--- run.sh ---
#!/bin/bash
# the make line also repeats each setting of config.mk as NAME=value (left out here)
make -C /OpenROAD-flow-scripts/flow DESIGN_CONFIG=/design/flow/config.mk WORK_HOME=/design/flow/orfs CLKGATE_MAP_FILE= finish
--- config.mk ---
export PLATFORM = sky130hd
export DESIGN_NAME = ether_echo
export DESIGN_NICKNAME = ether_echo
export VERILOG_FILES = /design/flow/design.v
export SDC_FILE = /design/flow/constraint.sdc
export NUM_CORES = 4
export LEC_CHECK = 0
export CAP_MARGIN = 25
export CELL_PAD_IN_SITES_GLOBAL_PLACEMENT = 3
export CORE_ASPECT_RATIO = 0.73
export CORE_MARGIN = 2
export CORE_UTILIZATION = 52
export CTS_CLUSTER_SIZE = 34
export GPL_TIMING_DRIVEN = 1
export HOLD_SLACK_MARGIN = 0.12
export MAX_ROUTING_LAYER = met4
export MIN_ROUTING_LAYER = met2
export PLACE_DENSITY_LB_ADDON = 0.21
export SETUP_SLACK_MARGIN = -0.06
export SLEW_MARGIN = 15
--- constraint.sdc ---
create_clock -name core_clock -period 4.0 [get_ports {clk}]
set_input_delay 0.8000 -clock core_clock [delete_from_list [all_inputs] [get_ports {clk}]]
set_output_delay 0.8000 -clock core_clock [all_outputs]
set_load 0.01 [all_outputs]
--- design.v ---
`default_nettype none
module fifo_16_1024_ft
  (
   input wire        clk,
   input wire        srst,
   input wire [15:0] din,
   input wire        wr_en,
   input wire        rd_en,
   output wire [15:0] dout,
   output wire       full,
   output reg        overflow,
   output wire       empty,
   output wire       valid,
   output reg        underflow,
   output wire       wr_rst_busy,
   output wire       rd_rst_busy
   );
    localparam DEPTH_LOG2 = 4;
    reg [15:0] mem [0:(1<<DEPTH_LOG2)-1];
    reg [DEPTH_LOG2:0] wp;
    reg [DEPTH_LOG2:0] rp;
    assign empty = (wp == rp);
    assign full = (wp[DEPTH_LOG2] != rp[DEPTH_LOG2]) &&
                  (wp[DEPTH_LOG2-1:0] == rp[DEPTH_LOG2-1:0]);
    assign valid = ~empty;
    assign dout = mem[rp[DEPTH_LOG2-1:0]];
    assign wr_rst_busy = 1'b0;
    assign rd_rst_busy = 1'b0;
    always @(posedge clk) begin
	if(wr_en == 1'b1 && full == 1'b0) begin
	    mem[wp[DEPTH_LOG2-1:0]] <= din;
	end
    end
    always @(posedge clk) begin
	if(srst == 1'b1) begin
	    wp <= 0;
	    rp <= 0;
	    overflow <= 1'b0;
	    underflow <= 1'b0;
	end else begin
	    if(wr_en == 1'b1 && full == 1'b0) begin
		wp <= wp + 1'b1;
	    end
	    if(rd_en == 1'b1 && empty == 1'b0) begin
		rp <= rp + 1'b1;
	    end
	    overflow <= wr_en & full;
	    underflow <= rd_en & empty;
	end
    end
endmodule  
`default_nettype wire
`default_nettype none
module ether_rx#(parameter APP_KEY=16'h6000)
(
input wire clk,
input wire reset,
input wire [511:0] recv_data,
input wire recv_valid,
input wire recv_sop,
input wire recv_eop,
input wire [7:0] recv_mty,
output reg [111:0] ether_header_data,
output reg ether_header_valid,
output reg [511:0] ether_data_data,
output reg ether_data_valid,
output reg ether_data_sop,
output reg ether_data_eop,
output reg [7:0] ether_data_mty
);
    enum {IDLE, RECV_ALL, LAST_ONE} state;
    reg [399:0] recv_buf;
    reg [7:0] recv_mty_reg;
    reg ether_data_sop_reg;
    always @(posedge clk) begin
	if(reset == 1'b1) begin
	    state <= IDLE;
	    ether_header_data <= 112'd0;
	    ether_header_valid <= 1'b0;
	    ether_data_data <= 512'd0;
	    ether_data_valid <= 1'b0;
	    ether_data_sop <= 1'b0;
	    ether_data_eop <= 1'b0;
	    ether_data_mty <= 8'd0;
	    recv_buf <= 400'd0;
	    recv_mty_reg <= 8'd0;
	    ether_data_sop_reg <= 1'b0;
	end else begin
	case(state)
	    IDLE: begin
		if(recv_sop == 1'b1 && recv_valid == 1'b1 && recv_data[415:400] == APP_KEY) begin
		    ether_header_data <= recv_data[511:400];
		    ether_header_valid <= 1'b1;
		    if(recv_eop == 1'b1) begin
			ether_data_data <= {recv_data[399:0], 112'd0};
			ether_data_eop <= 1'b1;
			ether_data_sop <= 1'b1;
			ether_data_valid <= 1'b1;
			ether_data_mty <= recv_mty + 14;
			state <= IDLE;
		    end else begin
			ether_data_valid <= 1'b0;
			ether_data_sop_reg <= 1'b1;
			recv_buf <= recv_data[399:0];
			state <= RECV_ALL;
		    end
		end else begin
		    ether_header_data <= 112'd0;
		    ether_header_valid <= 1'b0;
		    ether_data_data <= 512'd0;
		    ether_data_valid <= 1'b0;
		    ether_data_sop <= 1'b0;
		    ether_data_eop <= 1'b0;
		    ether_data_mty <= 8'd0;
		    recv_buf <= 400'd0;
		    recv_mty_reg <= 8'd0;
		    ether_data_sop_reg <= 1'b0;
		end
	    end
	    RECV_ALL: begin
		if(recv_valid == 1'b1) begin
		    ether_data_data <= {recv_buf[399:0], recv_data[511:400]};
		    ether_data_valid <= 1'b1;
		    ether_data_sop <= ether_data_sop_reg;
		    ether_data_sop_reg <= 1'b0;
		    recv_buf <= recv_data[399:0];
		    if(recv_eop == 1'b1) begin
			if(recv_mty >= 50) begin
			    ether_data_mty <= recv_mty - 50;
			    ether_data_eop <= 1'b1;
			    state <= IDLE;
			end else begin
			    ether_data_eop <= 1'b0;
			    recv_mty_reg <= recv_mty + 14;
			    state <= LAST_ONE;
			end
		    end
		end else begin
		    ether_data_valid <= 1'b0;
		end
	    end
	    LAST_ONE: begin
		ether_data_data <= {recv_buf, 112'h0};
		ether_data_valid <= 1'b1;
		ether_data_eop <= 1'b1;
		ether_data_sop <= 1'b0;
		ether_data_mty <= recv_mty_reg;
		state <= IDLE;
	    end
	    default: begin
		state <= IDLE;
	    end
	endcase
	end
    end
endmodule  
`default_nettype wire
`default_nettype none
module ether_tx
(
input wire clk,
input wire reset,
input wire [111:0] ether_header_data,
input wire ether_header_valid,
input wire [511:0] ether_data_data,
input wire ether_data_valid,
input wire ether_data_sop,
input wire ether_data_eop,
input wire [7:0] ether_data_mty,
output reg [511:0] send_data,
output reg send_valid,
output reg send_sop,
output reg send_eop,
output reg [7:0] send_mty
);
    enum {IDLE, RECV_ALL, LAST_ONE} state;
    reg [399:0] send_buf;
    reg [7:0] send_mty_reg;
    always @(posedge clk) begin
	if(reset == 1'b1) begin
	    state <= IDLE;
	    send_data <= 512'd0;
	    send_valid <= 1'b0;
	    send_sop <= 1'b0;
	    send_eop <= 1'b0;
	    send_mty <= 8'd0;
	    send_buf <= 112'd0;
	    send_mty_reg <= 8'd0;
	end else begin
	case(state)
	    IDLE: begin
		if(ether_header_valid == 1'b1 && ether_data_sop == 1'b1 && ether_data_valid == 1'b1) begin
		    send_data <= {ether_header_data, ether_data_data[511:112]};
		    send_valid <= 1'b1;
		    send_sop <= 1'b1;
		    send_buf <= ether_data_data[111:0];
		    if(ether_data_eop == 1'b1) begin
			if(ether_data_mty >= 14) begin
			    send_mty <= ether_data_mty - 14;
			    send_eop <= 1'b1;
			    state <= IDLE;
			end else begin
			    send_mty_reg <= ether_data_mty + 50;
			    send_eop <= 1'b0;
			    state <= LAST_ONE;
			end
		    end else begin
			send_eop <= 1'b0;
			state <= RECV_ALL;
		    end
		end else begin
		    send_data <= 512'd0;
		    send_valid <= 1'b0;
		    send_sop <= 1'b0;
		    send_eop <= 1'b0;
		    send_mty <= 8'd0;
		    send_buf <= 112'd0;
		    send_mty_reg <= 8'd0;
		end
	    end
	    RECV_ALL: begin
		if(ether_data_valid == 1'b1) begin
		    send_data <= {send_buf, ether_data_data[511:112]};
		    send_valid <= 1'b1;
		    send_sop <= 1'b0;
		    send_buf <= ether_data_data[111:0];
		    if(ether_data_eop == 1'b1) begin
			if(ether_data_mty >= 14) begin
			    send_mty <= ether_data_mty - 14;
			    send_eop <= 1'b1;
			    state <= IDLE;
			end else begin
			    send_mty_reg <= ether_data_mty + 50;
			    send_eop <= 1'b0;
			    state <= LAST_ONE;
			end
		    end
		end else begin
		    send_valid <= 1'b0;
		end
	    end
	    LAST_ONE: begin
		send_data <= {send_buf, 400'd0};
		send_valid <= 1'b1;
		send_eop <= 1'b1;
		send_sop <= 1'b0;
		send_mty <= send_mty_reg;
		state <= IDLE;
	    end
	    default: begin
		state <= IDLE;
	    end
	endcase
	end
    end
endmodule  
`default_nettype wire
`default_nettype none
module cmac_usplus_emitter
  (
   input wire clk,
   input wire reset,
   input wire [511:0] din_data,
   input wire din_valid,
   input wire din_sop,
   input wire din_eop,
   input wire [7:0] din_mty,
   output reg [511:0] dout_data,
   output reg dout_valid,
   output wire dout_kick,
   output wire [13:0] dout_bytes,
   input wire cmac_busy,
   input wire cmac_done,
   input wire cmac_tx_rdy
   );
    reg[7:0] data_ready_state;
    reg dout_ready;
    reg [15:0] dout_count;
    always @(posedge clk) begin
	if(reset == 1'b1) begin
	    dout_valid <= 1'b0;
	    dout_ready <= 1'b0;
	    dout_count <= 16'd0;
	    data_ready_state <= 8'd0;
	end else begin
	    dout_data <= din_data;
	    dout_valid <= din_valid;
	    if(data_ready_state == 0) begin
		if(din_valid == 1 && din_sop == 1) begin
		    if(din_eop == 1) begin
			dout_ready <= 1;
			dout_count <= 64 - din_mty;
		    end else begin
			dout_ready <= 0;
			dout_count <= 64;
			data_ready_state <= data_ready_state + 1;
		    end
		end else begin
		    dout_ready <= 0;
		end
	    end else if(data_ready_state == 1) begin
		if(din_valid == 1) begin
		    if(din_eop == 1) begin
			dout_ready <= 1;
			dout_count <= dout_count + (64 - din_mty);
			data_ready_state <= 0;
		    end else begin
			dout_ready <= 0;
			dout_count <= dout_count + 64;
		    end
		end else begin
		    dout_ready <= 0;
		end
	    end else begin
		dout_ready <= 0;
	    end
	end
    end
    reg fifo_rd;
    wire [15:0] fifo_q;
    wire fifo_full, fifo_empty;
    wire fifo_valid;
    wire fifo_overflow, fifo_underflow;
    wire fifo_wr_rst_busy, fifo_rd_rst_busy;
    fifo_16_1024_ft fifo_i(.clk(clk),
			   .srst(reset),
			   .din(dout_count),
			   .wr_en(dout_ready),
			   .rd_en(fifo_rd),
			   .dout(fifo_q),
			   .full(fifo_full),
			   .overflow(fifo_overflow),
			   .empty(fifo_empty),
			   .valid(fifo_valid),
			   .underflow(fifo_underflow),
			   .wr_rst_busy(fifo_wr_rst_busy),
			   .rd_rst_busy(fifo_rd_rst_busy));
    reg [7:0] kick_state;
    reg kick_reg;
    reg [13:0] bytes_reg;
    assign dout_kick = kick_reg;
    assign dout_bytes = bytes_reg;
    always @(posedge clk) begin
	if(reset == 1'b1) begin
	    kick_reg <= 1'b0;
	    bytes_reg <= 14'd0;
	    kick_state <= 8'd0;
	    fifo_rd <= 1'b0;
	end else begin
	    case(kick_state)
		0 : begin
		    if(fifo_valid && cmac_tx_rdy) begin
			kick_reg <= 1'b1;
			kick_state <= kick_state + 1;
			bytes_reg <= fifo_q[13:0];
			fifo_rd <= 1'b1;
		    end else begin
			kick_reg <= 1'b0;
			fifo_rd <= 1'b0;
		    end
		end
		1 : begin
		    fifo_rd <= 1'b0;
		    if(cmac_busy == 1'b1) begin  
			kick_reg <= 1'b0;
			kick_state <= kick_state + 1;
		    end
		end
		2 : begin
		    if(cmac_done == 1'b1) begin  
			kick_state <= 0;
		    end
		end
		default: begin
		    kick_state <= 0;
		    kick_reg <= 1'b0;
		    fifo_rd <= 1'b0;
		end
	    endcase  
	end
    end
endmodule  
`default_nettype wire
`default_nettype none
module ether_echo
  (
   input wire         clk,
   input wire         reset,
   input wire [127:0] rx_dataout0,
   input wire [127:0] rx_dataout1,
   input wire [127:0] rx_dataout2,
   input wire [127:0] rx_dataout3,
   input wire         rx_enaout0,
   input wire         rx_sopout0,
   input wire         rx_eopout0,
   input wire         rx_eopout1,
   input wire         rx_eopout2,
   input wire         rx_eopout3,
   input wire [3:0]   rx_mtyout0,
   input wire [3:0]   rx_mtyout1,
   input wire [3:0]   rx_mtyout2,
   input wire [3:0]   rx_mtyout3,
   output wire [511:0] send_data,
   output wire         send_valid,
   output wire         send_sop,
   output wire         send_eop,
   output wire [7:0]   send_mty,
   output wire         tx_kick,
   output wire [13:0]  tx_bytes,
   input wire          cmac_busy,
   input wire          cmac_done,
   input wire          cmac_tx_rdy
   );
    wire [7:0] recv_mty = rx_eopout3 == 1'b1 ? rx_mtyout3
	       : rx_eopout2 == 1'b1 ? rx_mtyout2 + 8'd16
	       : rx_eopout1 == 1'b1 ? rx_mtyout1 + 8'd32
	       : rx_eopout0 == 1'b1 ? rx_mtyout0 + 8'd48
               : 8'd0;
    wire [111:0] ether_header_data;
    wire         ether_header_valid;
    wire [511:0] ether_data_data;
    wire         ether_data_valid;
    wire         ether_data_sop;
    wire         ether_data_eop;
    wire [7:0]   ether_data_mty;
    ether_rx#(.APP_KEY(16'h3434)) ether_rx_i
      (
       .clk(clk),
       .reset(reset),
       .recv_data({rx_dataout0, rx_dataout1, rx_dataout2, rx_dataout3}),
       .recv_valid(rx_enaout0),
       .recv_sop(rx_sopout0),
       .recv_eop(rx_eopout0 || rx_eopout1 || rx_eopout2 || rx_eopout3),
       .recv_mty(recv_mty),
       .ether_header_data(ether_header_data),
       .ether_header_valid(ether_header_valid),
       .ether_data_data(ether_data_data),
       .ether_data_valid(ether_data_valid),
       .ether_data_sop(ether_data_sop),
       .ether_data_eop(ether_data_eop),
       .ether_data_mty(ether_data_mty)
       );
    ether_tx ether_tx_i
      (
       .clk(clk),
       .reset(reset),
       .ether_header_data({ether_header_data[63:16], ether_header_data[111:64], ether_header_data[15:0]}),  
       .ether_header_valid(ether_header_valid),
       .ether_data_data(ether_data_data),
       .ether_data_valid(ether_data_valid),
       .ether_data_sop(ether_data_sop),
       .ether_data_eop(ether_data_eop),
       .ether_data_mty(ether_data_mty),
       .send_data(send_data),
       .send_valid(send_valid),
       .send_sop(send_sop),
       .send_eop(send_eop),
       .send_mty(send_mty)
       );
    cmac_usplus_emitter cmac_usplus_emitter_i
      (
       .clk(clk),
       .reset(reset),
       .din_data(send_data),
       .din_valid(send_valid),
       .din_sop(send_sop),
       .din_eop(send_eop),
       .din_mty(send_mty),
       .dout_data(),
       .dout_valid(),
       .dout_kick(tx_kick),
       .dout_bytes(tx_bytes),
       .cmac_busy(cmac_busy),
       .cmac_done(cmac_done),
       .cmac_tx_rdy(cmac_tx_rdy)
       );
endmodule  
`default_nettype wire
==> results.cfg, run 1 <==
; generated from flow reports
[yosys]
ys_top_logic_family = simple AND/OR/NAND/NOR gates
synthesis.area_um2 = 74600
top_cells_by_area = dfxtp_1, edfxtp_1, nand3_1
edf_count = 224
common_cells = dfxtp_1, nand2_1, nand3_1, a21oi_1, nor2_1
ys_sh_mux = 0.0244
yosys_most_used_dff = dfxtp_1
yosysTopAreaCell = dfxtp_1
syn_avg_cell_area_um2 = 9.05
yosys.area.top_type_share = 0.470
synth_cell_type_count = 65
fa_ha_area_frac = 0.00530
yosys_cells = 8245
synth-simple-area-share = 0.207
synthXorXnorAreaFrac = 0.00458
syn_inst = 8245
ys_warn_count = 4
ys_seq_frac = 0.560
top_cell = dfxtp_1
numSynthFlops = 1974
ys_area_um2 = 74600
aoi_share = 0.154
async_flop_share = 0

[floorplan]
chipWidth_um = 447
rows = 118
dieArea_um2 = 147000
fp_util = 0.525
core_um2 = 142000
die_h_um = 328

[outcome]
stop_error = [ERROR FLW-0024] Place density exceeds 1.0 (current PLACE_DENSITY_LB_ADDON =  0.21). Please check if the value of  PLACE_DENSITY_LB_ADDON is between 0 and 0.99.
status = did not finish
stop_stage = 3_1_place_gp_skip_io
==> run 2, diff against run 1 <==
CAP_MARGIN = 20   (was 25)
CELL_PAD_IN_SITES_GLOBAL_PLACEMENT = default   (was 3)
CORE_ASPECT_RATIO = default   (was 0.73)
CORE_UTILIZATION = 70   (was 52)
CTS_CLUSTER_SIZE = default   (was 34)
GPL_TIMING_DRIVEN = default   (was 1)
HOLD_SLACK_MARGIN = default   (was 0.12)
MAX_ROUTING_LAYER = default   (was met4)
MIN_ROUTING_LAYER = default   (was met2)
PLACE_DENSITY_LB_ADDON = default   (was 0.21)
SETUP_SLACK_MARGIN = default   (was -0.06)
SLEW_MARGIN = 20   (was 15)
clock period = 3.23 ns   (was 4.0 ns; I/O delays follow)
==> run 2 against run 1 <==
  * The layout now fails its checks (negative setup slack)
  * Synthesized area did not move
  * Die size fell by 25%
  * Synthesized cell count did not move
==> results.cfg, run 2 <==
; synthesis and place-and-route metrics
[floorplan]
core_um2 = 105000
fp_util = 0.708
rows = 119
io_pins = 1077
die_h_um = 330
chipWidth_um = 330
dieArea_um2 = 109000

[sta]
tightest_slew_ns = 1.21
period_used_share = 1.03
setup_ws_ns = -0.0968
max_freq_mhz = 301
timing.setup.tns_ns = -0.195
hold_violations = 0
max-slew-margin-rel = 0.191
clock_skew_ns = 0.0279
finalSetupViolations = 3
whs_ns = 0.303
finalCriticalPeriod_ns = 3.33
slew_violations = 0

[routing]
vias_per_cell = 6.94
drt_iter0_drc = 11000
drt_pre_antenna_iters = 12
vias = 74500
wire_per_inst_um = 27.4
ant_nets = 0
drc = 0
wirelength_um = 295000

[worst_setup_path]
r2r-end = cmac_usplus_emitter_i.dout_count[7]
endpoint = cmac_usplus_emitter_i.dout_count[7]
worstReg2RegStart = ether_tx_i.send_mty[1]
path_class = flip-flop to flip-flop
end_kind = flip-flop
path_buffers = 3
critPathMaxFanout = 5
cpPeakStageDelay_ns = 0.43
critPathTopFamily = AND-OR/OR-AND gates
cp.required_ns = 3.88
cp.arrival_ns = 3.98
crit_chain = inv_1 > ha_4 > nor3b_4 > buf_4 > xnor2_4 > ha_4 > nand3_1 > o211ai_1 > buf_4 > nand3_1 > nand2_1 > xor2_1 > mux2i_1 > a2111oi_2
crit_path_start_kind = flip-flop
reg2reg_slack_ns = -0.1
slowest_stage = dfxtp_1
path_depth = 14
reg2regPathDepth = 14
critPathLaunch = ether_tx_i.send_mty[1]

[placement]
numPortBuffers = 1076
hpwlAfterDp_um = 182000
gp_congestion = 0.952
placed_cells = 10300
dpl_cell_area_um2 = 88000

[job]
cap_violations = 0
warnings = 92

[power]
power.density_nw_per_um2 = 525
pg_comb_mw = 2.22
switchingPower_mw = 11.0
p_seq_frac = 0.496
combPwrFrac = 0.045
clock_power_share = 0.459
p_leak_nw = 32.0
p_int_mw = 38.8
ir_drop_uv = 516
p_sw_frac = 0.221
sequentialPower_mw = 24.7
power_leader = registers
clk-power_mw = 22.9

[yosys]
yosys_cells = 8245
syn_avg_cell_area_um2 = 9.05
aoi_share = 0.154
top_cells_by_area = dfxtp_1, edfxtp_1, nand3_1
common_cells = dfxtp_1, nand2_1, nand3_1, a21oi_1, nor2_1
edf_count = 224
synthXorXnorAreaFrac = 0.00458
yosys_most_used_dff = dfxtp_1
yosysTopAreaCell = dfxtp_1
numSynthFlops = 1974
fa_ha_area_frac = 0.00530
yosys.area.top_type_share = 0.470
synth-simple-area-share = 0.207
ys_area_um2 = 74600
ys_sh_mux = 0.0244
ys_seq_frac = 0.560
synth_cell_type_count = 65
top_cell = dfxtp_1
async_flop_share = 0
syn_inst = 8245
synthesis.area_um2 = 74600
ys_warn_count = 4
ys_top_logic_family = simple AND/OR/NAND/NOR gates

[outcome]
check.faults = negative setup slack
status = complete, but fails checks

[global_routing]
grt_pass1_wl_um = 430000
grt_pass1_vias = 70400
grt_overflow = 0
grt_max_degree = 201
antenna_found_initial = 131
grtUsageMet2 = 0.758
met3_usage = 0.200
grt.busiest_layer = met2
grt.total_usage = 0.516
gr-usage-met1 = 0.585

[cells_and_area]
fin_nets = 9623
syn2layout_area_growth_pct = 27.2
finish.instance_area_um2 = 94900
stdcell_count = 10700

[clock_tree]
cts_num_sinks = 1974
cts_max_level = 4
cts_buffer_depth = 3
path_clk_slew_ns = 0.06
cts_tree = done
clock_latency_ns = 0.80
numCtsBuffers = 184
cts_root_buffer = clkbuf_16

[hold_path]
hp-start = reset
hold_depth = 2
holdPathEnd = ether_tx_i.send_buf[38]
hp-class = input port to flip-flop
run 2: final cells by class:
cell class,count,area [um2]
sequential,1974,41800
clock buffer,270,5480
antenna,141,353
tap,1391,1740
multi-input combinational,5449,29700
clock inverter,66,835
inverter,22,82.6
timing repair buffer,1422,14900
fill,4836,10600
run 2: layer usage:
metal	up-vias	share of wire
li1	31100	-
met2	6323	0.42
met1	35100	0.31
met3	1935	0.15
met4	58	0.12
met5	-	0.0013
run 2: repair_timing:
item	4_1_cts	5_1_grt
setup buffers	1	3
resized	10	13
endpoints found under the setup margin	7	8
hold buffers	0	0
pin swaps	1	3
run 2: metrics by stage:
stage / util / power, mW / worst slack, ns
2_1_floorplan: - / 26.1 / 0.272
3_3_place_gp: 0.835 / 27.4 / -0.133
3_5_place_dp: 0.835 / 27.4 / -0.261
4_1_cts: 0.896 / 49.5 / 0.000905
5_1_grt: 0.898 / 50.7 / -0.172
6_report: 0.900 / 49.8 / -0.0968
==> run 3, diff against run 2 <==
CORE_UTILIZATION = 66   (was 70)
SETUP_SLACK_MARGIN = 0.58   (was default)
clock period = 2.02 ns   (was 3.23 ns; I/O delays follow)
==> run 3 against run 2 <==
  * The flow now stops in 4_1_cts
  * Synthesized cell count unchanged
  * Die size rose by 6.0%
  * Synthesized area did not move
==> results.cfg, run 3 <==
; generated from flow reports
[outcome]
stop_stage = 4_1_cts
status = did not finish
stop_error = [ERROR DPL-0033] detailed placement checks failed during check placement.

[floorplan]
dieArea_um2 = 116000
fp_util = 0.664
chipWidth_um = 340
io_pins = 1077
rows = 123
die_h_um = 340
core_um2 = 112000

[yosys]
synth_cell_type_count = 65
top_cells_by_area = dfxtp_1, edfxtp_1, nand3_1
synth-simple-area-share = 0.207
numSynthFlops = 1974
yosys_cells = 8245
ys_warn_count = 4
yosys_most_used_dff = dfxtp_1
fa_ha_area_frac = 0.00530
yosysTopAreaCell = dfxtp_1
ys_sh_mux = 0.0244
ys_seq_frac = 0.560
async_flop_share = 0
ys_top_logic_family = simple AND/OR/NAND/NOR gates
synthesis.area_um2 = 74600
yosys.area.top_type_share = 0.470
aoi_share = 0.154
syn_avg_cell_area_um2 = 9.05
common_cells = dfxtp_1, nand2_1, nand3_1, a21oi_1, nor2_1
edf_count = 224
syn_inst = 8245
top_cell = dfxtp_1
synthXorXnorAreaFrac = 0.00458
ys_area_um2 = 74600

[placement]
gp_congestion = 0.956
dpl_cell_area_um2 = 90600
numPortBuffers = 1076
hpwlAfterDp_um = 186000
run 3: stage by stage:
stage	instances	worst slack, ns	hold slack (ns)	total power, mW
after floorplan	8249	-0.590	0.430	41.8
after global placement	10500	-0.956	0.435	44.2
after detailed placement	10500	-1.10	0.441	44.2
==> run 4, diff against run 3 <==
CORE_UTILIZATION = 70   (was 66)
CTS_CLUSTER_DIAMETER = 253   (was default)
CTS_CLUSTER_SIZE = 14   (was default)
SETUP_SLACK_MARGIN = -0.17   (was 0.58)
TNS_END_PERCENT = 75   (was default)
clock period = 2.5 ns   (was 2.02 ns; I/O delays follow)
==> run 4 against run 3 <==
  * Now fails the layout checks on negative setup slack
  * Synthesized cell count unchanged
  * Die size decreased by 5.6%
  * Synthesized area unchanged
==> results.cfg, run 4 <==
; synthesis and place-and-route metrics
[outcome]
status = complete, but fails checks
check.faults = negative setup slack

[yosys]
top_cell = dfxtp_1
ys_area_um2 = 74600
syn_avg_cell_area_um2 = 9.05
yosysTopAreaCell = dfxtp_1
synthXorXnorAreaFrac = 0.00458
yosys.area.top_type_share = 0.470
synth_cell_type_count = 65
yosys_most_used_dff = dfxtp_1
aoi_share = 0.154
ys_sh_mux = 0.0244
synthesis.area_um2 = 74600
ys_top_logic_family = simple AND/OR/NAND/NOR gates
ys_seq_frac = 0.560
syn_inst = 8245
fa_ha_area_frac = 0.00530
ys_warn_count = 4
numSynthFlops = 1974
async_flop_share = 0
edf_count = 224
top_cells_by_area = dfxtp_1, edfxtp_1, nand3_1
synth-simple-area-share = 0.207
common_cells = dfxtp_1, nand2_1, nand3_1, a21oi_1, nor2_1
yosys_cells = 8245

[power]
power.density_nw_per_um2 = 623
clock_power_share = 0.398
p_sw_frac = 0.227
p_total_mw = 58.1
p_seq_frac = 0.550
sequentialPower_mw = 31.9
switchingPower_mw = 13.2
power_leader = registers
ir_drop_uv = 579
p_int_mw = 44.9
clk-power_mw = 23.1
p_leak_nw = 31.2
combPwrFrac = 0.052
pg_comb_mw = 3.00

[worst_setup_path]
reg2reg_slack_ns = -0.58
path_depth = 14
crit_path_start_kind = flip-flop
crit_chain = inv_2 > ha_4 > nor3b_4 > nand2_4 > a21oi_4 > inv_4 > ha_4 > nand2_1 > nor3_4 > a22oi_2 > and2_4 > or3_1 > nand4_1 > a31oi_1
worstReg2RegStart = ether_tx_i.send_mty[0]
cpPeakStageDelay_ns = 0.37
path_class = flip-flop to flip-flop
critPathLaunch = ether_tx_i.send_mty[0]
path_buffers = 2
reg2regPathDepth = 14
endpoint = cmac_usplus_emitter_i.dout_count[13]
critPathMaxFanout = 5
r2r-end = cmac_usplus_emitter_i.dout_count[13]
critPathTopFamily = simple AND/OR/NAND/NOR gates
end_kind = flip-flop
cp.required_ns = 3.16
cp.arrival_ns = 3.75
slowest_stage = dfxtp_4
path_common_cell = ha_4

[clock_tree]
numCtsBuffers = 158
cts_max_level = 4
path_clk_slew_ns = 0.07
cts_buffer_depth = 3
clock_latency_ns = 0.81
cts_root_buffer = clkbuf_16
cts_tree = done
cts_num_sinks = 1974
holdBufCountCts = 0

[cells_and_area]
fin_nets = 9623
fillCellCount = 5216
finish.instance_area_um2 = 93200
stdcell_count = 10600
syn2layout_area_growth_pct = 25.0
post-route-util = 0.885

[hold_path]
holdPathEnd = ether_tx_i.send_buf[17]
hp-start = reset
hp-class = input port to flip-flop
hold_depth = 2

[sta]
finalCriticalPeriod_ns = 3.08
max_freq_mhz = 324
tightest_slew_ns = 0.936
finalSetupViolations = 596
rsz0062_at_grt = true
hold_violations = 0
slew_violations = 0
max-slew-margin-rel = 0.376
setup_ws_ns = -0.585
period_used_share = 1.23
clock_skew_ns = 0.0301

[routing]
vias = 74300
wirelength_um = 294000
wire_per_inst_um = 27.7
drt_iter0_drc = 11900
vias_per_cell = 7.00
drc = 0
ant_nets = 0
drt_pre_antenna_iters = 7

[job]
warnings = 88
cap_violations = 0

[placement]
hpwlAfterDp_um = 182000
placed_cells = 10300
numPortBuffers = 1076
gp_congestion = 0.959
dpl_cell_area_um2 = 88200
pre_cts_ws_ns = -0.813

[floorplan]
io_pins = 1077
chipWidth_um = 330
rows = 119
fp_util = 0.708
core_um2 = 105000
dieArea_um2 = 109000
die_h_um = 330

[global_routing]
antenna_found_initial = 137
grt_overflow = 0
grt_pass1_vias = 68800
grt.total_usage = 0.502
grt_max_degree = 201
grt_pass1_wl_um = 420000
[run 4: per-layer routing]
metal | GRT usage | part of all wire
met1 | 0.578 | 0.31
met4 | 0.428 | 0.11
met5 | 0 | 0.0012
met2 | 0.745 | 0.43
met3 | 0.181 | 0.14
[run 4: final cells by class]
cell class | instances | area (um2) | share of cell area
inverters | 22 | 87.6 | 0.000939
repair buffers | 1448 | 15100 | 0.161
diodes | 136 | 340 | 0.00365
multi-input cells | 5449 | 29900 | 0.321
well taps | 1391 | 1740 | 0.0187
flip-flops and latches | 1974 | 41800 | 0.448
clock buffers | 192 | 4250 | 0.0456
clock inverters | 5 | 51.3 | 0.000550
[run 4: metrics by stage]
stage | TNS (ns) | hold slack [ns]
final | -93.41 | 0.179
after global routing | -95.27 | 0.157
after CTS | -2.85 | 0.125
after detailed placement | -702.07 | 0.442
after global placement | -662.90 | 0.437
after floorplan | -14.62 | 0.430
[run 4: what timing repair did]
action / CTS / global route
pin swaps: 17 / 16
hold endpoints to repair: 0 / 0
gates resized: 44 / 37
gates cloned: 0 / 0
setup endpoints to repair: 9 / 725
setup buffers: 5 / 5
==> run 5, diff against run 4 <==
CAP_MARGIN = 5   (was 20)
CTS_CLUSTER_DIAMETER = 375   (was 253)
SETUP_SLACK_MARGIN = default   (was -0.17)
TNS_END_PERCENT = default   (was 75)
clock period = 2.03 ns   (was 2.5 ns; I/O delays follow)
==> run 5 against run 4 <==
  * Synthesized cell count unchanged
  * The flow now stops in 5_1_grt
  * Synthesized area stayed put
  * Die size did not move
==> results.cfg, run 5 <==
; generated from flow reports
[outcome]
status = did not finish
stop_stage = 5_1_grt
stop_error = [ERROR GRT-0232] Routing congestion too high. Check the congestion heatmap in the GUI.

[floorplan]
fp_util = 0.708
io_pins = 1077
core_um2 = 105000
chipWidth_um = 330
dieArea_um2 = 109000
rows = 119
die_h_um = 330

[yosys]
synth-simple-area-share = 0.207
ys_top_logic_family = simple AND/OR/NAND/NOR gates
yosys_most_used_dff = dfxtp_1
aoi_share = 0.154
syn_inst = 8245
syn_avg_cell_area_um2 = 9.05
synth_cell_type_count = 65
top_cells_by_area = dfxtp_1, edfxtp_1, nand3_1
common_cells = dfxtp_1, nand2_1, nand3_1, a21oi_1, nor2_1
synthesis.area_um2 = 74600
async_flop_share = 0
edf_count = 224
yosys.area.top_type_share = 0.470
ys_warn_count = 4
top_cell = dfxtp_1
ys_area_um2 = 74600
yosysTopAreaCell = dfxtp_1
numSynthFlops = 1974
synthXorXnorAreaFrac = 0.00458
fa_ha_area_frac = 0.00530
ys_seq_frac = 0.560
yosys_cells = 8245
ys_sh_mux = 0.0244

[placement]
gp_congestion = 0.968
numPortBuffers = 1076
hpwlAfterDp_um = 192000
placed_cells = 10400
dpl_cell_area_um2 = 90500
pre_cts_ws_ns = -1.34

[clock_tree]
cts_buffer_depth = 3
cts_root_buffer = clkbuf_16
cts_max_level = 4
numCtsBuffers = 158
cts_num_sinks = 1974

[global_routing]
grt_overflow = 381
grt.total_usage = 0.865
-- run 5: routing by layer --
layer	overflow	track usage
met5	3	0.483
met4	166	0.873
met3	12	0.780
met2	192	0.971
met1	8	0.861
-- run 5: what timing repair did --
item                                    CTS
setup endpoints to repair              1822
endpoints found under the hold margin    14
hold buffers                              3
buffers inserted                         74
gates cloned                             40
pin swaps                                54
gates resized                           784
==> run 6, diff against run 5 <==
CAP_MARGIN = 20   (was 5)
CORE_UTILIZATION = 61   (was 70)
CTS_CLUSTER_DIAMETER = default   (was 375)
CTS_CLUSTER_SIZE = default   (was 14)
clock period = 2.68 ns   (was 2.03 ns; I/O delays follow)
==> run 6 against run 5 <==
  * Synthesized cell count stayed put
  * Die size increased by 15%
  * Now fails the layout checks on negative setup slack
  * Synthesized area unchanged
==> results.cfg, run 6 <==
; synthesis and place-and-route metrics
[yosys]
yosysTopAreaCell = dfxtp_1
top_cell = dfxtp_1
synthesis.area_um2 = 74600
fa_ha_area_frac = 0.00530
syn_inst = 8245
synth_cell_type_count = 65
edf_count = 224
yosys_most_used_dff = dfxtp_1
ys_area_um2 = 74600
aoi_share = 0.154
ys_sh_mux = 0.0244
async_flop_share = 0
synthXorXnorAreaFrac = 0.00458
common_cells = dfxtp_1, nand2_1, nand3_1, a21oi_1, nor2_1
syn_avg_cell_area_um2 = 9.05
yosys_cells = 8245
synth-simple-area-share = 0.207
yosys.area.top_type_share = 0.470
numSynthFlops = 1974
top_cells_by_area = dfxtp_1, edfxtp_1, nand3_1
ys_top_logic_family = simple AND/OR/NAND/NOR gates
ys_seq_frac = 0.560
ys_warn_count = 4

[global_routing]
antenna_found_initial = 118
grt_max_degree = 154
grt.total_usage = 0.413
grt_pass1_vias = 65400
grt_pass1_wl_um = 403000
grt_overflow = 0

[clock_tree]
clock_latency_ns = 0.79
cts_num_sinks = 1974
path_clk_slew_ns = 0.06
cts_buffer_depth = 3
cts_max_level = 4
cts_tree = done
cts_root_buffer = clkbuf_16
numCtsBuffers = 192

[power]
power_leader = registers
ir_drop_uv = 636
p_total_mw = 60.7
combPwrFrac = 0.046
p_sw_frac = 0.219
clock_power_share = 0.464
clk-power_mw = 28.2
power.density_nw_per_um2 = 631
sequentialPower_mw = 29.8
p_seq_frac = 0.491
pg_comb_mw = 2.78
switchingPower_mw = 13.3
p_leak_nw = 32.5
p_int_mw = 47.5

[worst_setup_path]
critPathLaunch = ether_tx_i.send_mty[3]
cp.arrival_ns = 3.48
path_depth = 11
critPathMaxFanout = 4
path_buffers = 0
r2r-end = cmac_usplus_emitter_i.dout_count[13]
path_class = flip-flop to flip-flop
endpoint = cmac_usplus_emitter_i.dout_count[13]
crit_chain = or4_4 > o31ai_4 > xnor2_1 > ha_1 > nand2_2 > nor3_4 > a22oi_2 > and2_4 > or3_1 > nand4_1 > a31oi_1
worstReg2RegStart = ether_tx_i.send_mty[3]
cpPeakStageDelay_ns = 0.57
cp.required_ns = 3.35
reg2regPathDepth = 11
crit_path_start_kind = flip-flop
slowest_stage = or4_4
critPathTopFamily = simple AND/OR/NAND/NOR gates
end_kind = flip-flop
reg2reg_slack_ns = -0.13

[cells_and_area]
fin_nets = 9676
fillCellCount = 8003
finish.instance_area_um2 = 96300
stdcell_count = 11000
post-route-util = 0.792
syn2layout_area_growth_pct = 29.1

[routing]
vias = 69600
wl_met2_um = 121000
wire_per_inst_um = 24.5
vias_per_cell = 6.33
drc = 0
highest_layer = met5
drt_pre_antenna_iters = 6
wirelength_um = 270000
wl_met1_um = 97500
wl_met3_um = 30700
drt_iter0_drc = 8439
ant_nets = 0

[floorplan]
dieArea_um2 = 125000
chipWidth_um = 354
fp_util = 0.614
rows = 128
die_h_um = 354
core_um2 = 122000
io_pins = 1077

[sta]
slew_violations = 0
finalCriticalPeriod_ns = 2.81
hold_violations = 0
tightest_slew_ns = 1.10
max-slew-margin-rel = 0.265
finalSetupViolations = 6
clock_skew_ns = 0.0271
max_freq_mhz = 355
period_used_share = 1.05
setup_ws_ns = -0.134
rsz0062_at_grt = true

[placement]
numPortBuffers = 1076
gp_congestion = 0.936
placed_cells = 10500
hpwlAfterDp_um = 177000
dpl_cell_area_um2 = 89100
pre_cts_ws_ns = -0.722

[outcome]
check.faults = negative setup slack
status = complete, but fails checks

[hold_path]
hold_depth = 2
hp-class = input port to flip-flop
holdPathEnd = ether_tx_i.send_data[163]
hp-start = reset

[job]
cap_violations = 0
warnings = 81
run 6: final cells by class:
class                      instances  area, um2  area share
inverter                          22       85.1    0.000884
tap                             1625       2030      0.0211
timing repair buffer            1467      15700       0.163
clock inverter                    64        788     0.00819
antenna                          107        268     0.00278
clock buffer                     294       5840      0.0606
sequential                      1974      41800       0.434
multi-input combinational       5449      29800       0.310
run 6: what timing repair did:
action                                  CTS  global route
cloned                                    0             0
resized                                  43            15
pin swaps                                16             7
endpoints found under the setup margin   10           164
hold buffers                              0             0
buffers inserted                          4             2
run 6: layer usage:
layer | track usage | vias up
li1 | - | 31200
met1 | 0.512 | 33700
met2 | 0.629 | 3881
met3 | 0.119 | 867
met4 | 0.271 | 66
met5 | 0 | -
run 6: through the flow:
step	hold WS (ns)	TNS (ns)
6_report	0.160	-0.521
5_1_grt	0.157	-1.26
4_1_cts	0.119	-0.183
3_5_place_dp	0.443	-592.84
3_3_place_gp	0.437	-558.87
2_1_floorplan	0.430	-5.75
==> run 7, diff against run 6 <==
CORE_UTILIZATION = 35   (was 61)
clock period = 4.57 ns   (was 2.68 ns; I/O delays follow)
==> run 7 against run 6 <==
  * Now clean on timing, DRC and antenna
  * Die size is 73% higher
  * Combinational power is 45% lower
  * Cell area down 1.1%
  * Sequential share of layout area grew 0.49 points
  * Synthesized cell count stayed put
  * Maximum frequency decreased by 21%
  * Final cell count increased by 8.9%
  * Worst setup slack gained 1.1 ns
  * First-iteration DRC count fell by 29%
  * Non-clock buffer count down 224
  * Largest cell class unchanged
==> results.cfg, run 7 <==
; synthesis and place-and-route metrics
[worst_setup_path]
slowest_stage = ha_1
critPathLaunch = ether_tx_i.send_mty[0]
path_class = flip-flop to flip-flop
r2r-end = cmac_usplus_emitter_i.dout_count[13]
reg2regPathDepth = 14
endpoint = cmac_usplus_emitter_i.dout_count[13]
end_kind = flip-flop
critPathTopFamily = simple AND/OR/NAND/NOR gates
reg2reg_slack_ns = 1.0
path_depth = 14
crit_chain = inv_1 > ha_1 > nor3b_1 > nand2_1 > a21oi_1 > inv_1 > ha_1 > nand2_1 > o21ai_0 > a22oi_1 > and2_1 > or3_1 > nand4_1 > a31oi_1
worstReg2RegStart = ether_tx_i.send_mty[0]
crit_path_start_kind = flip-flop
cp.required_ns = 5.27
critPathMaxFanout = 6
cpPeakStageDelay_ns = 0.43
cp.arrival_ns = 4.27
path_buffers = 2

[yosys]
ys_top_logic_family = simple AND/OR/NAND/NOR gates
synth-simple-area-share = 0.207
fa_ha_area_frac = 0.00530
syn_inst = 8245
yosys.area.top_type_share = 0.470
common_cells = dfxtp_1, nand2_1, nand3_1, a21oi_1, nor2_1
ys_sh_mux = 0.0244
synthXorXnorAreaFrac = 0.00458
ys_area_um2 = 74600
async_flop_share = 0
numSynthFlops = 1974
yosys_cells = 8245
syn_avg_cell_area_um2 = 9.05
ys_warn_count = 4
top_cell = dfxtp_1
aoi_share = 0.154
ys_seq_frac = 0.560
yosysTopAreaCell = dfxtp_1
edf_count = 224
synth_cell_type_count = 65
yosys_most_used_dff = dfxtp_1
synthesis.area_um2 = 74600
top_cells_by_area = dfxtp_1, edfxtp_1, nand3_1

[clock_tree]
cts_buffer_depth = 3
numCtsBuffers = 208
cts_tree = done
cts_num_sinks = 1974
cts_setup_buffers = 0
cts_max_level = 4
cts_resized = 0
clock_latency_ns = 0.86
cts_root_buffer = clkbuf_16
path_clk_slew_ns = 0.06
holdBufCountCts = 0

[floorplan]
die_h_um = 466
chipWidth_um = 466
rows = 169
dieArea_um2 = 217000
fp_util = 0.352
io_pins = 1077
core_um2 = 212000

[routing]
ant_nets = 0
drt_pre_antenna_iters = 6
drc = 0
vias = 66700
wire_per_inst_um = 23.0
wirelength_um = 275000
drt_iter0_drc = 5992
vias_per_cell = 5.56

[hold_path]
holdPathEnd = ether_tx_i.send_data[81]
hp-class = flip-flop to flip-flop
hp-start = ether_rx_i.ether_data_data[193]
hold_depth = 2

[power]
clock_power_share = 0.478
sequentialPower_mw = 17.5
power.density_nw_per_um2 = 382
p_sw_frac = 0.229
power_leader = registers
p_seq_frac = 0.480
combPwrFrac = 0.042
switchingPower_mw = 8.33
ir_drop_uv = 390
pg_comb_mw = 1.53
p_leak_nw = 31.2
p_int_mw = 28.1
clk-power_mw = 17.4

[sta]
timing.setup.tns_ns = 0
max_freq_mhz = 280
clock_skew_ns = 0.0738
period_used_share = 0.781
hold_violations = 0
finalSetupViolations = 0
max-slew-margin-rel = 0.234
tightest_slew_ns = 1.15
finalCriticalPeriod_ns = 3.57
rsz0062_at_grt = false
slew_violations = 0
setup_ws_ns = 0.999
whs_ns = 0.415

[cells_and_area]
fin_nets = 9468
syn2layout_area_growth_pct = 27.6
fillCellCount = 20200

[global_routing]
grt_max_degree = 219
grt_pass1_vias = 62000
antenna_found_initial = 123
grt.total_usage = 0.241
grt_pass1_wl_um = 404000
grt_overflow = 0

[placement]
numPortBuffers = 1076
pre_cts_ws_ns = 0.552
gp_congestion = 0.888
hpwlAfterDp_um = 177000

[job]
cap_violations = 0
warnings = 93

[outcome]
status = finished clean
[run 7: cell type report]
| type | instances | area, um2 | share of cell area |
|---|---|---|---|
| Antenna cell | 87 | 218 | 0.00229 |
| Clock inverter | 91 | 1100 | 0.0116 |
| Timing Repair Buffer | 1243 | 12900 | 0.136 |
| Inverter | 22 | 82.6 | 0.000867 |
| Sequential cell | 1974 | 41800 | 0.439 |
| Multi-Input combinational cell | 5449 | 29600 | 0.311 |
| Clock buffer | 297 | 5960 | 0.0626 |
| Tap cell | 2821 | 3530 | 0.0371 |
[run 7: per-layer routing]
metal	global-route usage	share of wire
met3	0.0802	0.094
met1	0.297	0.40
met5	0	0.0022
met4	0.127	0.050
met2	0.372	0.46
[run 7: through the flow]
| step | power (mW) | util | cell area (um2) | std cells |
|---|---|---|---|---|
| floorplan | 18.5 | - | 74600 | 8249 |
| global placement | 19.4 | 0.415 | 87900 | 11500 |
| detailed placement | 19.4 | 0.415 | 87900 | 11500 |
| CTS | 36.7 | 0.448 | 95000 | 11900 |
| global route | 37.5 | 0.449 | 95100 | 12000 |
| finish | 36.4 | 0.449 | 95200 | 12000 |
==> run 8, diff against run 7 <==
CORE_UTILIZATION = 40   (was 35)
SETUP_SLACK_MARGIN = 0.02   (was default)
clock period = 3.64 ns   (was 4.57 ns; I/O delays follow)
==> run 8 against run 7 <==
  * Still clean
  * Maximum frequency is 9.7% higher
  * Sequential power grew 26%
  * Largest cell class unchanged
  * Clock power up 24%
  * Utilization is 6.5 points higher
  * Clock-buffer cell count up 18
  * Largest power group unchanged
  * Critical path depth stayed put
==> results.cfg, run 8 <==
; synthesis and place-and-route metrics
[outcome]
status = finished clean

[yosys]
edf_count = 224
aoi_share = 0.154
async_flop_share = 0
yosys.area.top_type_share = 0.470
synth_cell_type_count = 65
ys_sh_mux = 0.0244
synthesis.area_um2 = 74600
fa_ha_area_frac = 0.00530
yosys_most_used_dff = dfxtp_1
syn_inst = 8245
ys_warn_count = 4
common_cells = dfxtp_1, nand2_1, nand3_1, a21oi_1, nor2_1
synth-simple-area-share = 0.207
top_cell = dfxtp_1
numSynthFlops = 1974
ys_seq_frac = 0.560
yosys_cells = 8245
yosysTopAreaCell = dfxtp_1
ys_area_um2 = 74600
top_cells_by_area = dfxtp_1, edfxtp_1, nand3_1
synthXorXnorAreaFrac = 0.00458
syn_avg_cell_area_um2 = 9.05
ys_top_logic_family = simple AND/OR/NAND/NOR gates

[sta]
tightest_slew_ns = 1.26
slew_violations = 0
max_freq_mhz = 307
rsz0062_at_grt = false
clock_skew_ns = 0.0529
finalSetupViolations = 0
period_used_share = 0.894
setup_ws_ns = 0.386
timing.setup.tns_ns = 0
finalCriticalPeriod_ns = 3.25
hold_violations = 0
max-slew-margin-rel = 0.163

[floorplan]
fp_util = 0.402
die_h_um = 436
chipWidth_um = 436
core_um2 = 185000
rows = 158
io_pins = 1077
dieArea_um2 = 190000

[hold_path]
holdPathEnd = ether_tx_i.send_data[169]
hp-class = input port to flip-flop
hp-start = reset
hold_depth = 2

[clock_tree]
cts_tree = done
cts_root_buffer = clkbuf_16
cts_num_sinks = 1974
numCtsBuffers = 208
clock_latency_ns = 0.88
cts_buffer_depth = 3
cts_resized = 0
cts_setup_buffers = 0
holdBufCountCts = 0
cts_max_level = 4
path_clk_slew_ns = 0.06

[worst_setup_path]
path_class = flip-flop to flip-flop
critPathLaunch = ether_tx_i.send_mty[0]
cp.required_ns = 4.35
r2r-end = cmac_usplus_emitter_i.dout_count[11]
critPathTopFamily = AND-OR/OR-AND gates
worstReg2RegStart = ether_tx_i.send_mty[0]
end_kind = flip-flop
slowest_stage = nor3b_1
critPathMaxFanout = 5
crit_path_start_kind = flip-flop
endpoint = cmac_usplus_emitter_i.dout_count[11]
crit_chain = inv_1 > ha_1 > nor3b_1 > nand2_1 > a21oi_1 > inv_1 > ha_1 > buf_4 > a21oi_1 > o21ai_0 > a22oi_1 > o21ai_0 > a221oi_1 > nor2_1
path_buffers = 3
reg2regPathDepth = 14
path_depth = 14
cpPeakStageDelay_ns = 0.46
reg2reg_slack_ns = 0.39
cp.arrival_ns = 3.96

[routing]
drc = 0
vias_per_cell = 5.72
ant_nets = 0
drt_iter0_drc = 6155
vias = 66800
drt_pre_antenna_iters = 6
wire_per_inst_um = 23.2
wirelength_um = 271000

[power]
p_sw_frac = 0.227
power_leader = registers
pg_comb_mw = 1.94
sequentialPower_mw = 22.0
switchingPower_mw = 10.3
p_leak_nw = 31.6
p_total_mw = 45.5
power.density_nw_per_um2 = 477
p_int_mw = 35.2
combPwrFrac = 0.043
p_seq_frac = 0.482
clock_power_share = 0.475
clk-power_mw = 21.6
ir_drop_uv = 411

[cells_and_area]
fin_nets = 9523
syn2layout_area_growth_pct = 27.9

[global_routing]
grt_pass1_vias = 62800
grt_pass1_wl_um = 403000
grt_overflow = 0
grt_max_degree = 225
grt.total_usage = 0.272
antenna_found_initial = 101

[job]
warnings = 93
cap_violations = 0

[placement]
hpwlAfterDp_um = 175000
numPortBuffers = 1076
gp_congestion = 0.878
pre_cts_ws_ns = 0.0218
## run 8: final cells by class
class | instances | area [um2]
inverters | 22 | 82.6
multi-input cells | 5449 | 29600
diodes | 76 | 190
fillers | 17100 | 90000
repair buffers | 1298 | 13700
flip-flops and latches | 1974 | 41800
clock buffers | 315 | 6170
clock inverters | 65 | 833
well taps | 2480 | 3100
## run 8: routing by layer
metal | GRT usage | share of wire | vias to the layer above
met5 | 0 | 0.00097 | -
met4 | 0.157 | 0.055 | 40
met3 | 0.0567 | 0.070 | 600
met2 | 0.428 | 0.47 | 2514
met1 | 0.346 | 0.41 | 32800
li1 | - | - | 30900
## run 8: through the flow
step                      instance area (um2)  utilization  instances  hold slack [ns]
after floorplan                         74600            -       8249            0.430
after global placement                  88200        0.476      11200            0.437
after detailed placement                88200        0.476      11200            0.443
after CTS                               95200        0.513      11600            0.323
after global routing                    95400        0.514      11700            0.357
final                                   95400        0.514      11700            0.314
==> run 9, diff against run 8 <==
ABC_AREA = 0   (was default)
CAP_MARGIN = 25   (was 20)
CORE_MARGIN = 9   (was 2)
CORE_UTILIZATION = 45   (was 40)
CTS_CLUSTER_DIAMETER = 45   (was default)
MAX_ROUTING_LAYER = met4   (was default)
SETUP_SLACK_MARGIN = default   (was 0.02)
clock period = 3.21 ns   (was 3.64 ns; I/O delays follow)
==> run 9 against run 8 <==
  * Still clean
  * Clock power grew about 20%
  * Via count grew 1.1%
  * Clock-buffer cell count shrank 1
  * Clock skew shrank 0.021 ns
  * Die size shrank 4.8%
  * Critical path depth shrank 3
  * Combinational power grew 17%
  * Hold slack lost 0.17 ns
  * Non-clock buffer count grew 101
  * Sequential cell count is the same
  * First-iteration DRC count grew 9.7%
  * Critical path type unchanged
==> results.cfg, run 9 <==
; synthesis and place-and-route metrics
[hold_path]
holdPathEnd = ether_tx_i.send_sop
hold_depth = 2
hp-class = input port to flip-flop
hp-start = reset

[power]
p_leak_nw = 32.4
power.density_nw_per_um2 = 549
clock_power_share = 0.488
p_int_mw = 41.1
p_seq_frac = 0.469
power_leader = clock
sequentialPower_mw = 24.9
combPwrFrac = 0.043
clk-power_mw = 25.9
ir_drop_uv = 558
p_total_mw = 53.1
pg_comb_mw = 2.27
p_sw_frac = 0.226
switchingPower_mw = 12.0

[placement]
dpl_cell_area_um2 = 88900
placed_cells = 11000
gp_congestion = 0.896
numPortBuffers = 1076
pre_cts_ws_ns = -0.291
hpwlAfterDp_um = 192000

[yosys]
edf_count = 224
synthXorXnorAreaFrac = 0.00458
synthesis.area_um2 = 74600
syn_avg_cell_area_um2 = 9.05
numSynthFlops = 1974
aoi_share = 0.154
ys_top_logic_family = simple AND/OR/NAND/NOR gates
syn_inst = 8245
ys_area_um2 = 74600
ys_sh_mux = 0.0244
top_cells_by_area = dfxtp_1, edfxtp_1, nand3_1
yosysTopAreaCell = dfxtp_1
top_cell = dfxtp_1
async_flop_share = 0
yosys_most_used_dff = dfxtp_1
ys_seq_frac = 0.560
ys_warn_count = 4
common_cells = dfxtp_1, nand2_1, nand3_1, a21oi_1, nor2_1
fa_ha_area_frac = 0.00530
yosys_cells = 8245
synth-simple-area-share = 0.207
yosys.area.top_type_share = 0.470
synth_cell_type_count = 65

[sta]
slew_violations = 0
max_freq_mhz = 334
tightest_slew_ns = 1.19
finalCriticalPeriod_ns = 3.00
clock_skew_ns = 0.0318
rsz0062_at_grt = false
finalSetupViolations = 0
timing.setup.tns_ns = 0
max-slew-margin-rel = 0.207
period_used_share = 0.933
setup_ws_ns = 0.215
hold_violations = 0
whs_ns = 0.143

[global_routing]
grt_pass1_vias = 62800
antenna_found_initial = 114
grt.total_usage = 0.306
grt_max_degree = 238
grt_overflow = 0
grt_pass1_wl_um = 417000

[worst_setup_path]
path_class = flip-flop to flip-flop
cp.required_ns = 3.94
crit_chain = or4_1 > o31ai_1 > xnor2_1 > ha_1 > nand2_1 > o21ai_1 > a22oi_2 > and2_1 > or3_1 > nand4_1 > a31oi_1
endpoint = cmac_usplus_emitter_i.dout_count[13]
path_buffers = 0
worstReg2RegStart = ether_tx_i.send_mty[1]
critPathTopFamily = simple AND/OR/NAND/NOR gates
critPathLaunch = ether_tx_i.send_mty[1]
cpPeakStageDelay_ns = 0.55
path_depth = 11
reg2regPathDepth = 11
critPathMaxFanout = 5
cp.arrival_ns = 3.72
reg2reg_slack_ns = 0.21
end_kind = flip-flop
r2r-end = cmac_usplus_emitter_i.dout_count[13]
slowest_stage = or4_1
crit_path_start_kind = flip-flop

[routing]
vias = 67500
wirelength_um = 285000
drt_iter0_drc = 6755
wire_per_inst_um = 24.7
drc = 0
vias_per_cell = 5.85
drt_pre_antenna_iters = 6
ant_nets = 0

[floorplan]
rows = 148
die_h_um = 425
io_pins = 1077
core_um2 = 164000
fp_util = 0.456
chipWidth_um = 425
dieArea_um2 = 181000

[clock_tree]
cts_num_sinks = 1974
cts_max_level = 4
cts_root_buffer = clkbuf_16
cts_setup_buffers = 0
cts_tree = done
clock_latency_ns = 0.87
cts_buffer_depth = 3
path_clk_slew_ns = 0.06
numCtsBuffers = 222

[cells_and_area]
syn2layout_area_growth_pct = 29.7
post-route-util = 0.591
finish.instance_area_um2 = 96700
stdcell_count = 11500
fin_nets = 9638

[job]
warnings = 93
cap_violations = 0

[outcome]
status = finished clean
==> run 9: what timing repair did <==
item                       in CTS  in global routing
setup endpoints to repair       0                  3
hold buffers                    0                  0
resized                         0                  6
==> run 9: per-layer routing <==
layer  vias to the layer above  GRT usage  part of all wire  wire length, um
met3                       555     0.0672             0.076            21800
met4                         0      0.159             0.055            15600
met5                         -          -                 0                0
met2                      2752      0.468              0.47           133000
met1                     33000      0.379              0.40           115000
li1                      31200          -                 -                -
==> run 9: layout make-up <==
class | instances | area [um2]
diodes | 107 | 268
clock buffers | 314 | 6350
clock inverters | 93 | 1180
fillers | 14300 | 67000
inverters | 22 | 82.6
multi-input cells | 5449 | 29600
flip-flops and latches | 1974 | 41800
well taps | 2175 | 2720
repair buffers | 1399 | 14700
==> run 10, diff against run 9 <==
ABC_AREA = 1   (was 0)
CAP_MARGIN = 35   (was 25)
CELL_PAD_IN_SITES_DETAIL_PLACEMENT = 1   (was default)
CORE_MARGIN = 2   (was 9)
CORE_UTILIZATION = 40   (was 45)
CTS_CLUSTER_DIAMETER = 176   (was 45)
MAX_ROUTING_LAYER = default   (was met4)
PLACE_DENSITY = 0.37   (was default)
clock period = 4.0 ns   (was 3.21 ns; I/O delays follow)
==> run 10 against run 9 <==
  * Sequential share of layout area is 0.43 points lower
  * Register-to-register slack better by 0.78 ns
  * Die size rose by 9.0%
  * Total power down 22%
  * Sequential power fell by about 20%
  * Synthesized cell count up 19%
  * Cell area is 1.0% higher
  * Critical path type unchanged
==> results.cfg, run 10 <==
; synthesis and place-and-route metrics
[global_routing]
grt_overflow = 0
grt.total_usage = 0.310
antenna_found_initial = 132
gr-usage-met1 = 0.371
grt_pass1_wl_um = 473000
grt_pass1_vias = 74200
met3_usage = 0.0668
grt_max_degree = 190
grtUsageMet2 = 0.506
grt.busiest_layer = met2

[placement]
gp_congestion = 0.885
hpwlAfterDp_um = 208000
numPortBuffers = 1076

[floorplan]
fp_util = 0.402
rows = 161
core_um2 = 192000
die_h_um = 444
chipWidth_um = 444
io_pins = 1077
dieArea_um2 = 197000

[job]
warnings = 83
cap_violations = 0

[yosys]
syn_avg_cell_area_um2 = 7.87
aoi_share = 0.195
fa_ha_area_frac = 0.00511
yosys_most_used_dff = dfxtp_1
synthXorXnorAreaFrac = 0.00226
common_cells = nand2_1, nor2_1, dfxtp_1, o21ai_0, a21oi_1
top_cell = nand2_1
yosys.area.top_type_share = 0.453
edf_count = 224
yosys_cells = 9837
top_cells_by_area = dfxtp_1, nand2_1, nor2_1
synthesis.area_um2 = 77400
ys_sh_mux = 0.00285
ys_warn_count = 4
numSynthFlops = 1974
yosysTopAreaCell = dfxtp_1
syn_inst = 9837
synth-simple-area-share = 0.202
ys_seq_frac = 0.540
synth_cell_type_count = 49
async_flop_share = 0
ys_area_um2 = 77400
ys_top_logic_family = simple AND/OR/NAND/NOR gates

[sta]
rsz0062_at_grt = false
slew_violations = 0
hold_violations = 0
max_freq_mhz = 333
finalSetupViolations = 0
finalCriticalPeriod_ns = 3.01
period_used_share = 0.752
tightest_slew_ns = 1.08
max-slew-margin-rel = 0.277
timing.setup.tns_ns = 0
whs_ns = 0.285
clock_skew_ns = 0.0277

[power]
power.density_nw_per_um2 = 422
combPwrFrac = 0.031
power_leader = registers
p_int_mw = 32.0
sequentialPower_mw = 20.0
pg_comb_mw = 1.28
clk-power_mw = 20.0
ir_drop_uv = 383
p_seq_frac = 0.485
p_sw_frac = 0.223
clock_power_share = 0.484
switchingPower_mw = 9.21
p_leak_nw = 35.3

[worst_setup_path]
path_common_cell = buf_12
slowest_stage = dfxtp_4
cp.arrival_ns = 3.81
reg2reg_slack_ns = 0.99
critPathMaxFanout = 44
critPathTopFamily = buffers and inverters
cpPeakStageDelay_ns = 0.81
r2r-end = ether_rx_i.recv_buf[328]
path_buffers = 4
path_depth = 7
crit_path_start_kind = flip-flop
endpoint = ether_rx_i.recv_buf[328]
crit_chain = buf_4 > inv_1 > nand2_4 > buf_12 > buf_12 > a21oi_1 > nor2_1
cp.required_ns = 4.80
worstReg2RegStart = ether_rx_i.state[2]
reg2regPathDepth = 7
path_class = flip-flop to flip-flop
end_kind = flip-flop
critPathLaunch = ether_rx_i.state[2]

[hold_path]
hold_depth = 2
holdPathEnd = ether_rx_i.ether_header_data[8]
hp-start = reset
hp-class = input port to flip-flop

[routing]
vias = 73200
wire_per_inst_um = 23.7
drt_pre_antenna_iters = 5
drt_iter0_drc = 4252
wirelength_um = 316000
ant_nets = 0
vias_per_cell = 5.49
drc = 0

[cells_and_area]
fin_nets = 11100
syn2layout_area_growth_pct = 26.2

[clock_tree]
cts_root_buffer = clkbuf_16
path_clk_slew_ns = 0.06
cts_tree = done
cts_max_level = 4
cts_num_sinks = 1974
cts_resized = 0
clock_latency_ns = 0.89
numCtsBuffers = 215
cts_setup_buffers = 0
cts_buffer_depth = 3
holdBufCountCts = 0

[outcome]
status = finished clean
run 10: final cells by class:
| class | instances | area, um2 |
|---|---|---|
| sequential | 1974 | 41800 |
| clock buffer | 346 | 6520 |
| inverter | 136 | 562 |
| fill | 22900 | 94700 |
| multi-input combinational | 6937 | 31600 |
| timing repair buffer | 1272 | 13300 |
| antenna | 85 | 213 |
| clock inverter | 47 | 562 |
| tap | 2526 | 3160 |
run 10: stage by stage:
stage	setup WS [ns]	cell area, um2	util	total power [mW]	std cells
floorplan	1.58	77400	-	20.8	9841
finish	0.994	97700	0.508	41.2	13300
CTS	0.974	97500	0.507	41.5	13200
global placement	0.414	90300	0.470	21.7	12800
global route	0.717	97700	0.508	42.4	13300
detailed placement	0.337	90400	0.470	21.7	12800
run 10: routing by layer:
layer / routed length [um] / part of all wire / vias up
li1: - / - / 34300
met2: 150000 / 0.48 / 1705
met4: 19200 / 0.061 / 78
met1: 128000 / 0.41 / 36500
met3: 17400 / 0.055 / 637
met5: 501 / 0.0016 / -
==> run 11, diff against run 10 <==
ABC_AREA = default   (was 1)
CAP_MARGIN = 20   (was 35)
CELL_PAD_IN_SITES_DETAIL_PLACEMENT = default   (was 1)
CORE_UTILIZATION = 72   (was 40)
CTS_CLUSTER_DIAMETER = default   (was 176)
PLACE_DENSITY = 0.64   (was 0.37)
clock period = 2.73 ns   (was 4.0 ns; I/O delays follow)
==> run 11 against run 10 <==
  * Now fails the layout checks on negative setup slack
  * Clock power rose by 32%
  * Via count rose by 6.9%
  * Sequential share of layout area rose by 1.1 points
  * Highest routed layer unchanged
==> results.cfg, run 11 <==
; synthesis and place-and-route metrics
[floorplan]
core_um2 = 103000
die_h_um = 326
chipWidth_um = 326
dieArea_um2 = 106000
io_pins = 1077
rows = 118
fp_util = 0.723

[placement]
numPortBuffers = 1076
hpwlAfterDp_um = 185000
dpl_cell_area_um2 = 88300
pre_cts_ws_ns = -0.588
placed_cells = 10300
gp_congestion = 0.939

[outcome]
status = complete, but fails checks
check.faults = negative setup slack

[worst_setup_path]
slowest_stage = a2111oi_0
end_kind = flip-flop
crit_chain = buf_4 > nor3_4 > xnor2_2 > ha_2 > nand3_1 > o211ai_1 > buf_4 > nand3_4 > nand2_4 > xor2_2 > mux2i_1 > a2111oi_0
reg2regPathDepth = 12
cpPeakStageDelay_ns = 0.51
critPathMaxFanout = 5
critPathTopFamily = AND-OR/OR-AND gates
reg2reg_slack_ns = -0.89
worstReg2RegStart = ether_tx_i.send_mty[1]
crit_path_start_kind = flip-flop
endpoint = cmac_usplus_emitter_i.dout_count[7]
r2r-end = cmac_usplus_emitter_i.dout_count[7]
path_buffers = 2
path_common_cell = buf_4
cp.arrival_ns = 4.31
critPathLaunch = ether_tx_i.send_mty[1]
path_class = flip-flop to flip-flop
cp.required_ns = 3.42
path_depth = 12

[power]
power.density_nw_per_um2 = 615
p_total_mw = 58.6
sequentialPower_mw = 29.3
clk-power_mw = 26.5
p_int_mw = 45.0
p_seq_frac = 0.500
ir_drop_uv = 590
combPwrFrac = 0.048
pg_comb_mw = 2.82
switchingPower_mw = 13.5
p_leak_nw = 32.1
p_sw_frac = 0.231
power_leader = registers
clock_power_share = 0.452

[clock_tree]
cts_tree = done
numCtsBuffers = 184
path_clk_slew_ns = 0.08
clock_latency_ns = 0.85
cts_num_sinks = 1974
holdBufCountCts = 0
cts_max_level = 4
cts_buffer_depth = 3
cts_root_buffer = clkbuf_16

[routing]
wl_met3_um = 52700
wire_per_inst_um = 29.7
drc = 0
wl_met1_um = 94400
highest_layer = met5
ant_nets = 0
vias_per_cell = 7.27
drt_iter0_drc = 15800
wirelength_um = 319000
wl_met2_um = 131000
vias = 78200
drt_pre_antenna_iters = 14

[yosys]
syn_avg_cell_area_um2 = 9.05
ys_sh_mux = 0.0244
ys_warn_count = 4
ys_area_um2 = 74600
fa_ha_area_frac = 0.00530
synth_cell_type_count = 65
synthesis.area_um2 = 74600
ys_top_logic_family = simple AND/OR/NAND/NOR gates
yosys.area.top_type_share = 0.470
yosysTopAreaCell = dfxtp_1
numSynthFlops = 1974
synthXorXnorAreaFrac = 0.00458
syn_inst = 8245
synth-simple-area-share = 0.207
edf_count = 224
top_cells_by_area = dfxtp_1, edfxtp_1, nand3_1
common_cells = dfxtp_1, nand2_1, nand3_1, a21oi_1, nor2_1
top_cell = dfxtp_1
yosys_most_used_dff = dfxtp_1
yosys_cells = 8245
aoi_share = 0.154
async_flop_share = 0
ys_seq_frac = 0.560

[sta]
finalSetupViolations = 24
setup_ws_ns = -0.893
timing.setup.tns_ns = -6.04
period_used_share = 1.33
max_freq_mhz = 276
rsz0062_at_grt = true
finalCriticalPeriod_ns = 3.62
clock_skew_ns = 0.0303
slew_violations = 0
whs_ns = 0.0897
tightest_slew_ns = 1.15
hold_violations = 0
max-slew-margin-rel = 0.228

[cells_and_area]
finish.instance_area_um2 = 95200
fin_nets = 9645
post-route-util = 0.923
fillCellCount = 3917
regArea_um2 = 41800
layout.area.comb_um2 = 30000
stdcell_count = 10700
syn2layout_area_growth_pct = 27.6

[global_routing]
antenna_found_initial = 132
grt.total_usage = 0.558
grt_pass1_wl_um = 454000
grt_overflow = 0
grt_max_degree = 122
grt_pass1_vias = 72700

[job]
warnings = 63
cap_violations = 0

[hold_path]
hp-start = reset
holdPathEnd = ether_rx_i.ether_header_data[84]
hp-class = input port to flip-flop
hold_depth = 2
run 11: metal layers:
layer,global-route usage,up-vias
met5,0.0133,-
met4,0.489,56
met3,0.245,2753
met2,0.815,8030
met1,0.618,36200
li1,-,31200
run 11: area by class of cell:
class                   count  area share
repair buffers           1444       0.159
multi-input cells        5449       0.315
inverters                  22    0.000946
well taps                1380      0.0181
clock inverters            59     0.00627
diodes                    143     0.00376
flip-flops and latches   1974       0.439
clock buffers             277      0.0575
run 11: timing repair:
action	CTS	global route
setup buffers	2	7
resized	38	59
endpoints found under the setup margin	121	22
pin swaps	16	30
No activity file was given, so power comes from the tool's default toggle rates.
